## axi4_dut
module axi4_dut 
   (
    input wire ACLK,
    input wire ARESETn,
    input wire [4-1:0] MEM_AWID,
    input wire [32-1:0] MEM_AWADDR,
    input wire [8-1:0] MEM_AWLEN,
    input wire [3-1:0] MEM_AWSIZE,
    input wire [2-1:0] MEM_AWBURST,
    input wire [1-1:0] MEM_AWLOCK,
    input wire [4-1:0] MEM_AWCACHE,
    input wire [3-1:0] MEM_AWPROT,
    input wire [4-1:0] MEM_AWQOS,
    input wire MEM_AWVALID,
    output wire MEM_AWREADY,
    input wire [32-1:0] MEM_WDATA,
    input wire [(32/8)-1:0] MEM_WSTRB,
    input wire MEM_WLAST,
    input wire MEM_WVALID,
    output wire MEM_WREADY,
    output wire [4-1:0] MEM_BID,
    output wire [2-1:0] MEM_BRESP,
    output wire MEM_BVALID,
    input wire MEM_BREADY,
    input wire [4-1:0] MEM_ARID,
    input wire [32-1:0] MEM_ARADDR,
    input wire [8-1:0] MEM_ARLEN,
    input wire [3-1:0] MEM_ARSIZE,
    input wire [2-1:0] MEM_ARBURST,
    input wire [1-1:0] MEM_ARLOCK,
    input wire [4-1:0] MEM_ARCACHE,
    input wire [3-1:0] MEM_ARPROT,
    input wire [4-1:0] MEM_ARQOS,
    input wire MEM_ARVALID,
    output wire MEM_ARREADY,
    output wire [4-1:0] MEM_RID,
    output wire [32-1:0] MEM_RDATA,
    output wire [2-1:0] MEM_RRESP,
    output wire MEM_RLAST,
    output wire MEM_RVALID,
    input wire MEM_RREADY
);
Size in the first run: roughly 7,200 cells after synthesis, about 3,400 flip-flops, about 0.13 mm^2 of cells after synthesis.
Settings: LEC_CHECK=0, ABC_AREA=0, CAP_MARGIN=20, CORE_ASPECT_RATIO=0.98, CORE_MARGIN=2, CORE_UTILIZATION=72, CTS_CLUSTER_DIAMETER=397, CTS_CLUSTER_SIZE=17, GPL_ROUTABILITY_DRIVEN=0, GPL_TIMING_DRIVEN=1, HOLD_SLACK_MARGIN=-0.07, MIN_ROUTING_LAYER=met1, PLACE_DENSITY_LB_ADDON=0.0, SETUP_SLACK_MARGIN=1.12, SLEW_MARGIN=20, TNS_END_PERCENT=35; clock period 3.91 ns.
run.sh (not shown) runs the stock make flow with config.mk's settings and CLKGATE_MAP_FILE=.
The first run produced a layout that fails on negative setup slack.
Next try:
--- a/flow/config.mk
+++ b/flow/config.mk
@@ -8,3 +8,3 @@
 export ABC_AREA = 0
-export CAP_MARGIN = 20
+export CAP_MARGIN = 30
 export CORE_ASPECT_RATIO = 0.98
@@ -12,4 +12,3 @@
 export CORE_UTILIZATION = 72
-export CTS_CLUSTER_DIAMETER = 397
-export CTS_CLUSTER_SIZE = 17
+export CTS_CLUSTER_SIZE = 14
 export GPL_ROUTABILITY_DRIVEN = 0
Effect: The new run completed, yet does not pass: negative setup slack. Synthesized area is unchanged. Count of clock-buffer cells in the layout rose by 101. Power rose by 12%. Setup slack got worse by 290 ps. Clock power rises by 45%. Global-route usage rose by 3.5 points. Register-to-register slack is worse by 290 ps. Sequential power went up by about 1%. Routed wire length increases by 17%. Sequential share of layout area falls by 2.5 points. Critical path depth does not change.
Next try:
==> flow/config.mk (replaced) <==
export PLATFORM = sky130hd
export DESIGN_NAME = axi4_dut
export DESIGN_NICKNAME = axi4_dut
export VERILOG_FILES = /design/flow/design.v
export SDC_FILE = /design/flow/constraint.sdc
export NUM_CORES = 4
export LEC_CHECK = 0
export CAP_MARGIN = 20
export CORE_MARGIN = 2
export CORE_UTILIZATION = 67
export SLEW_MARGIN = 20
==> flow/constraint.sdc (replaced) <==
create_clock -name core_clock -period 6.75 [get_ports {ACLK}]
set_input_delay 1.3500 -clock core_clock [delete_from_list [all_inputs] [get_ports {ACLK}]]
set_output_delay 1.3500 -clock core_clock [all_outputs]
set_load 0.01 [all_outputs]
With this change the flow ran to the end with no violations.
Flip-flop count does not change.
Wire length goes down by 21%.
Clock skew goes down by 8.6 ps.
Die size goes up by 7.4%.
Global-route usage goes down by 8.7 points.
Hold slack gets better by 3.4 ps.
Sequential share of layout area goes up by 3.6 points.
Synthesized area does not change.
Utilization goes down by 10 points.
Next try:
--- a/flow/config.mk
+++ b/flow/config.mk
@@ -7,5 +7,7 @@
 export LEC_CHECK = 0
+export ABC_AREA = 1
 export CAP_MARGIN = 20
 export CORE_MARGIN = 2
-export CORE_UTILIZATION = 67
+export CORE_UTILIZATION = 59
+export PLACE_DENSITY = 0.6
 export SLEW_MARGIN = 20
==> flow/constraint.sdc (replaced) <==
create_clock -name core_clock -period 5.6 [get_ports {ACLK}]
set_input_delay 1.1200 -clock core_clock [delete_from_list [all_inputs] [get_ports {ACLK}]]
set_output_delay 1.1200 -clock core_clock [all_outputs]
set_load 0.01 [all_outputs]
What happened: Utilization fell by 9.8 points. Clock power went up by about 27%. Register-to-register slack gains 20 ps.

* * *

Setup of v6:
Starting RTL as in the previous note.
clock: 3.91 ns
lec_check: 0
abc_area: 0
cap_margin: 20
core_aspect_ratio: 0.98
core_margin: 2
core_utilization: 72
cts_cluster_size: 37
gpl_routability_driven: 0
gpl_timing_driven: 1
hold_slack_margin: -0.07
min_routing_layer: met1
place_density: 0.71
setup_slack_margin: -0.19
slew_margin: 20
tns_end_percent: 35
To summarise v6: no stage aborted, but the layout did not pass its checks, failing on setup timing.
Modified inputs, v7 compared to v6
Settings: CORE_ASPECT_RATIO: 0.98 -> unset; HOLD_SLACK_MARGIN: -0.07 -> unset; CORE_UTILIZATION: 72 -> 40; GPL_ROUTABILITY_DRIVEN: 0 -> unset; ABC_AREA: 0 -> unset; TNS_END_PERCENT: 35 -> unset; CTS_CLUSTER_SIZE: 37 -> unset; MIN_ROUTING_LAYER: met1 -> unset; SETUP_SLACK_MARGIN: -0.19 -> unset; PLACE_DENSITY: 0.71 -> 0.6; GPL_TIMING_DRIVEN: 1 -> unset; the clock period (ns, I/O delays scaled along): 3.91 -> 10.0.
[summary]
v7 | status: complete | timing, DRC, antenna: pass
Re core utilization before placement: v6 was higher than v7.
Compared with v6, v7 shows core utilization lower by 40 points.
Against v6 as the reference, v7 delivers a lower design area.
v7 vs v6: final-layout clock buffer total up by a few percent
Taking v7 over v6, the number of buffers other than clock buffers in the final layout ratio works out to 0.44.
Going from v6 to v7, number of multi-input combinational cells has remained practically unchanged, clock insertion delay at the later pin of the skew report has decreased.
For v6, the first element of the critical path was ar_fifo.rptr[0], unlike v7, where it was r_fifo.rptr[0].

* * *

axi4_dut again, from the RTL that the note above started with.
make LEC_CHECK=0 CAP_MARGIN=20 CORE_MARGIN=2 CORE_UTILIZATION=72 CTS_CLUSTER_DIAMETER=28 CTS_CLUSTER_SIZE=15 MAX_ROUTING_LAYER=met4 PLACE_DENSITY_LB_ADDON=0.19 SETUP_SLACK_MARGIN=0.51 SLEW_MARGIN=20 finish   # period 4.25 ns
The starting point aborted during global routing.
Change:
CORE_UTILIZATION = 40   (was 72)
CTS_CLUSTER_DIAMETER = unset   (was 28)
CTS_CLUSTER_SIZE = unset   (was 15)
MAX_ROUTING_LAYER = unset   (was met4)
PLACE_DENSITY = 0.6   (was unset)
PLACE_DENSITY_LB_ADDON = unset   (was 0.19)
SETUP_SLACK_MARGIN = unset   (was 0.51)
clock period = 6.84 ns   (was 4.25 ns; I/O delays follow)
What happened: Now the flow ran to the end with no violations. Die area went up by 79%. Synthesized area is unchanged. Synthesized cell count is unchanged.
Change:
CORE_UTILIZATION = 68   (was 40)
clock period = 3.94 ns   (was 6.84 ns; I/O delays follow)
With this change the flow ran to the end with violations: setup timing.
Power rose by 89%.
Final area rose by 4.0%.
Wire length rose by 9.0%.
Core utilization rose by 36 points.
Die area fell by 41%.
Setup slack is worse by 1.1 ns.
Global-route usage rose by 17 points.
Clock power rose by 74%.
Change:
ABC_AREA = 1   (was unset)
CORE_UTILIZATION = 65   (was 68)
clock period = 11.5 ns   (was 3.94 ns; I/O delays follow)
Outcome:
- The new run completed without violations
- clock power falls by about 66%
- wire length rises by about 7%
- sequential cell count stays the same
- core utilization falls by 9.7 points
- total power falls by about 70%
- via count rises by about 37%
- hold slack is worse by 0.013 ns
- setup slack is better by 4.5 ns
- area after synthesis rises by 7.4%
- final area falls by 0.79%
- clock skew falls by 0.016 ns

* * *

axi4_dut again, from the RTL that the note above started with.
clock: 3.87 ns
lec_check: 0
abc_area: 0
cap_margin: 20
core_aspect_ratio: 0.87
core_margin: 2
core_utilization: 72
cts_cluster_diameter: 191
cts_cluster_size: 17
gpl_routability_driven: 0
gpl_timing_driven: 1
hold_slack_margin: -0.07
min_routing_layer: met1
place_density: 0.71
setup_slack_margin: -0.01
slew_margin: 20
tns_end_percent: 35
The first run finished but fails on negative setup slack.
Change:
- CORE_ASPECT_RATIO: 0.87 -> 0.52
- CORE_UTILIZATION: 72 -> 65
- CTS_CLUSTER_DIAMETER: 191 -> not set
- CTS_CLUSTER_SIZE: 17 -> 37
- GPL_ROUTABILITY_DRIVEN: 0 -> 1
- MAX_ROUTING_LAYER: not set -> met4
- PLACE_DENSITY: 0.71 -> not set
- SETUP_SLACK_MARGIN: -0.01 -> 0.64
- clock period: 3.87 -> 4.63 ns (I/O delays scaled with it)
- Now the flow passed the timing, design-rule and antenna checks
- worst setup slack gets better by 0.74 ns
- total power is lower by 15%
- global-route usage is lower by 2.7 points
- clock skew is higher by 0.0094 ns
- die area is higher by 11%
- register-to-register slack gets better by 0.74 ns
- cell area stays flat
Change:
- ABC_AREA: 0 -> not set
- CORE_ASPECT_RATIO: 0.52 -> not set
- CTS_CLUSTER_SIZE: 37 -> not set
- GPL_ROUTABILITY_DRIVEN: 1 -> not set
- GPL_TIMING_DRIVEN: 1 -> not set
- HOLD_SLACK_MARGIN: -0.07 -> not set
- MAX_ROUTING_LAYER: met4 -> not set
- MIN_ROUTING_LAYER: met1 -> not set
- SETUP_SLACK_MARGIN: 0.64 -> not set
- TNS_END_PERCENT: 35 -> not set
- clock period: 4.63 -> 4.25 ns (I/O delays scaled with it)
The new run finished but fails on negative setup slack.
Power rose by a little under a tenth.
Via count fell by a few percent.
Combinational power is about the same.
Non-clock buffer count fell by 47.
First-iteration DRC count drops by a quarter to a third.
Change:
- CORE_UTILIZATION: 65 -> 51
- PLACE_DENSITY: not set -> 0.6
- clock period: 4.25 -> 6.84 ns (I/O delays scaled with it)
What happened:
- The new run finished clean
- sequential power decreases by about 37%
- non-clock buffer count shrinks by 264
- cell count climbs by 5.3%
- power went down by 39%
- via count goes down by about 3.3%
- routed wire length came out higher by about 2.7%
- utilization fell by 17 points

* * *

juniper:
Starting RTL as in the previous note.
export LEC_CHECK = 0
export ABC_AREA = 1
export CAP_MARGIN = 20
export CELL_PAD_IN_SITES_DETAIL_PLACEMENT = 1
export CELL_PAD_IN_SITES_GLOBAL_PLACEMENT = 2
export CORE_MARGIN = 2
export CORE_UTILIZATION = 36
export GPL_TIMING_DRIVEN = 0
export PLACE_DENSITY = 0.6
export SETUP_SLACK_MARGIN = 0.85
export SLEW_MARGIN = 20
export TNS_END_PERCENT = 15
create_clock -name core_clock -period 10.0 [get_ports {ACLK}]
juniper completed every stage of the flow, and the final layout passed the timing, design-rule and antenna checks.
Input changes introduced in cedar (baseline for comparison: juniper):
# juniper
export LEC_CHECK = 0
export ABC_AREA = 1
export CAP_MARGIN = 20
export CELL_PAD_IN_SITES_DETAIL_PLACEMENT = 1
export CELL_PAD_IN_SITES_GLOBAL_PLACEMENT = 2
export CORE_MARGIN = 2
export CORE_UTILIZATION = 36
export GPL_TIMING_DRIVEN = 0
export PLACE_DENSITY = 0.6
export SETUP_SLACK_MARGIN = 0.85
export SLEW_MARGIN = 20
export TNS_END_PERCENT = 15
create_clock -name core_clock -period 10.0 [get_ports {ACLK}]
# cedar
export LEC_CHECK = 0
export ABC_AREA = 1
export CAP_MARGIN = 20
export CORE_MARGIN = 2
export CORE_UTILIZATION = 64
export PLACE_DENSITY = 0.6
export SLEW_MARGIN = 20
export TNS_END_PERCENT = 10
create_clock -name core_clock -period 7.56 [get_ports {ACLK}]
Results
Diff juniper..cedar | number of I/O port buffers | unchanged
Wire length of the first global-routing pass (lower): cedar
| sequential share of layout area | lower: juniper |
Looking at largest net degree at the start of global routing, cedar sits 57% above juniper.
A critical path's slowest cell of sky130_fd_sc_hd__dfrtp_4 is what cedar shows, while sky130_fd_sc_hd__nand3_1 belongs to juniper.
Of the two values seen for critical path endpoint, MEM_WREADY was produced by cedar and reg_bank[31][24] by juniper.
### cedar -> onyx
# cedar
export LEC_CHECK = 0
export ABC_AREA = 1
export CAP_MARGIN = 20
export CORE_MARGIN = 2
export CORE_UTILIZATION = 64
export PLACE_DENSITY = 0.6
export SLEW_MARGIN = 20
export TNS_END_PERCENT = 10
create_clock -name core_clock -period 7.56 [get_ports {ACLK}]
# onyx
export LEC_CHECK = 0
export CAP_MARGIN = 20
export CORE_MARGIN = 2
export CORE_UTILIZATION = 72
export CTS_CLUSTER_DIAMETER = 28
export SETUP_SLACK_MARGIN = 0.51
export SLEW_MARGIN = 20
create_clock -name core_clock -period 4.25 [get_ports {ACLK}]
==> comparison <==
- Sort cedar and onyx by flip-flop and latch power asc -> top: cedar
- Taking cedar as the reference point, the area overhead of the layout relative to synthesis of onyx rises by 13 points.
- Status onyx: flow complete, layout not clean - max-capacitance violations, max-slew violations, negative setup slack
- cedar → onyx: share of final layout cell area taken by non-clock buffers shows an increase of 2.2 points; count of max-cap constraint violations grew by 1.
- onyx vs cedar — horizontal die size dropped by a little under 10%
- [compare] base=cedar new=onyx: area fraction in mux cells climbed 17 points, sequential share of layout area now smaller, non-filler instance count after layout now smaller.
[inputs] tundra vs onyx
# onyx
export LEC_CHECK = 0
export CAP_MARGIN = 20
export CORE_MARGIN = 2
export CORE_UTILIZATION = 72
export CTS_CLUSTER_DIAMETER = 28
export SETUP_SLACK_MARGIN = 0.51
export SLEW_MARGIN = 20
create_clock -name core_clock -period 4.25 [get_ports {ACLK}]
# tundra
export LEC_CHECK = 0
export CAP_MARGIN = 20
export CORE_MARGIN = 2
export CORE_UTILIZATION = 72
export CTS_CLUSTER_DIAMETER = 28
export CTS_CLUSTER_SIZE = 13
export PLACE_DENSITY_LB_ADDON = 0.19
export SETUP_SLACK_MARGIN = 1.1
export SLEW_MARGIN = 20
create_clock -name core_clock -period 4.25 [get_ports {ACLK}]
Notes after the runs:
The flow ran to completion for all of onyx and tundra but tundra, which stopped partway. No final results exist for tundra, since it was stopped by error GRT-0232 during 5_1_grt. Final checks on onyx, whose flow otherwise completed, came back failing, citing max-capacitance violations, max-slew violations, negative setup slack. From tundra to onyx, post-synthesis share of cell area spent on xor and xnor gates did not move at all. Compared with onyx, in tundra half-perimeter wire length after placement higher, setup slack after placement fell by 0.46 ns, count of instantiated cells in the yosys netlist flat. onyx has lower total of cells resized after clock tree synthesis than tundra.

* * *

Starting RTL as in the previous note.
Settings: LEC_CHECK=0, CAP_MARGIN=15, CORE_MARGIN=2, CORE_UTILIZATION=70, CTS_CLUSTER_DIAMETER=28, CTS_CLUSTER_SIZE=36, PLACE_DENSITY=0.6, SETUP_SLACK_MARGIN=1.03, SLEW_MARGIN=20; clock period 3.93 ns.
The first run finished but failed the layout checks on setup timing.
Then changed:
CAP_MARGIN = 20   (was 15)
CTS_CLUSTER_DIAMETER = unset   (was 28)
CTS_CLUSTER_SIZE = unset   (was 36)
PLACE_DENSITY = unset   (was 0.6)
SETUP_SLACK_MARGIN = 1.0   (was 1.03)
clock period = 4.15 ns   (was 3.93 ns; I/O delays follow)
What happened:
- The changed run reached the layout checks and failed them: setup timing
- worst setup slack gains 0.89 ns
- clock skew goes up by 0.010 ns
- non-clock buffer count goes down by 229
- critical path depth goes up by 1
- area after synthesis stays the same
- utilization goes down by 8.1 points
- total power goes down by a quarter to a third
Then changed:
CTS_CLUSTER_SIZE = 29   (was unset)
PLACE_DENSITY = 0.6   (was unset)
SETUP_SLACK_MARGIN = 1.36   (was 1.0)
clock period = 5.32 ns   (was 4.15 ns; I/O delays follow)
After rerunning: The changed run ran to the end with no violations. Count of clock-buffer cells in the layout climbs by 15. Non-clock buffer count drops by 36. Flip-flop count is unchanged. Area after synthesis does not change. Hold slack is worse by 0.39 ns. Design area drops by 0.44%. Total power drops by 22%.
Then changed:
CORE_UTILIZATION = 72   (was 70)
CTS_CLUSTER_SIZE = unset   (was 29)
PLACE_DENSITY = unset   (was 0.6)
SETUP_SLACK_MARGIN = -0.25   (was 1.36)
clock period = 3.8 ns   (was 5.32 ns; I/O delays follow)
The new run finished but fails on setup timing. Core utilization climbs by 2.6 points. Sequential power climbs by 40%. Die size drops by 2.8%. Clock power climbs by 45%. Combinational power climbs by 44%.
Then changed:
ABC_AREA = 1   (was unset)
CTS_CLUSTER_DIAMETER = 348   (was unset)
PLACE_DENSITY = 0.6   (was unset)
SETUP_SLACK_MARGIN = unset   (was -0.25)
clock period = 3.94 ns   (was 3.8 ns; I/O delays follow)
The new run ran to the end with violations: hold timing, setup timing. Non-clock buffer count decreases by 1. Wire length increases by 6.4%. Clock skew increases by 0.020 ns. Die area increases by about 7%.
No activity file was given, so power comes from the tool's default toggle rates.
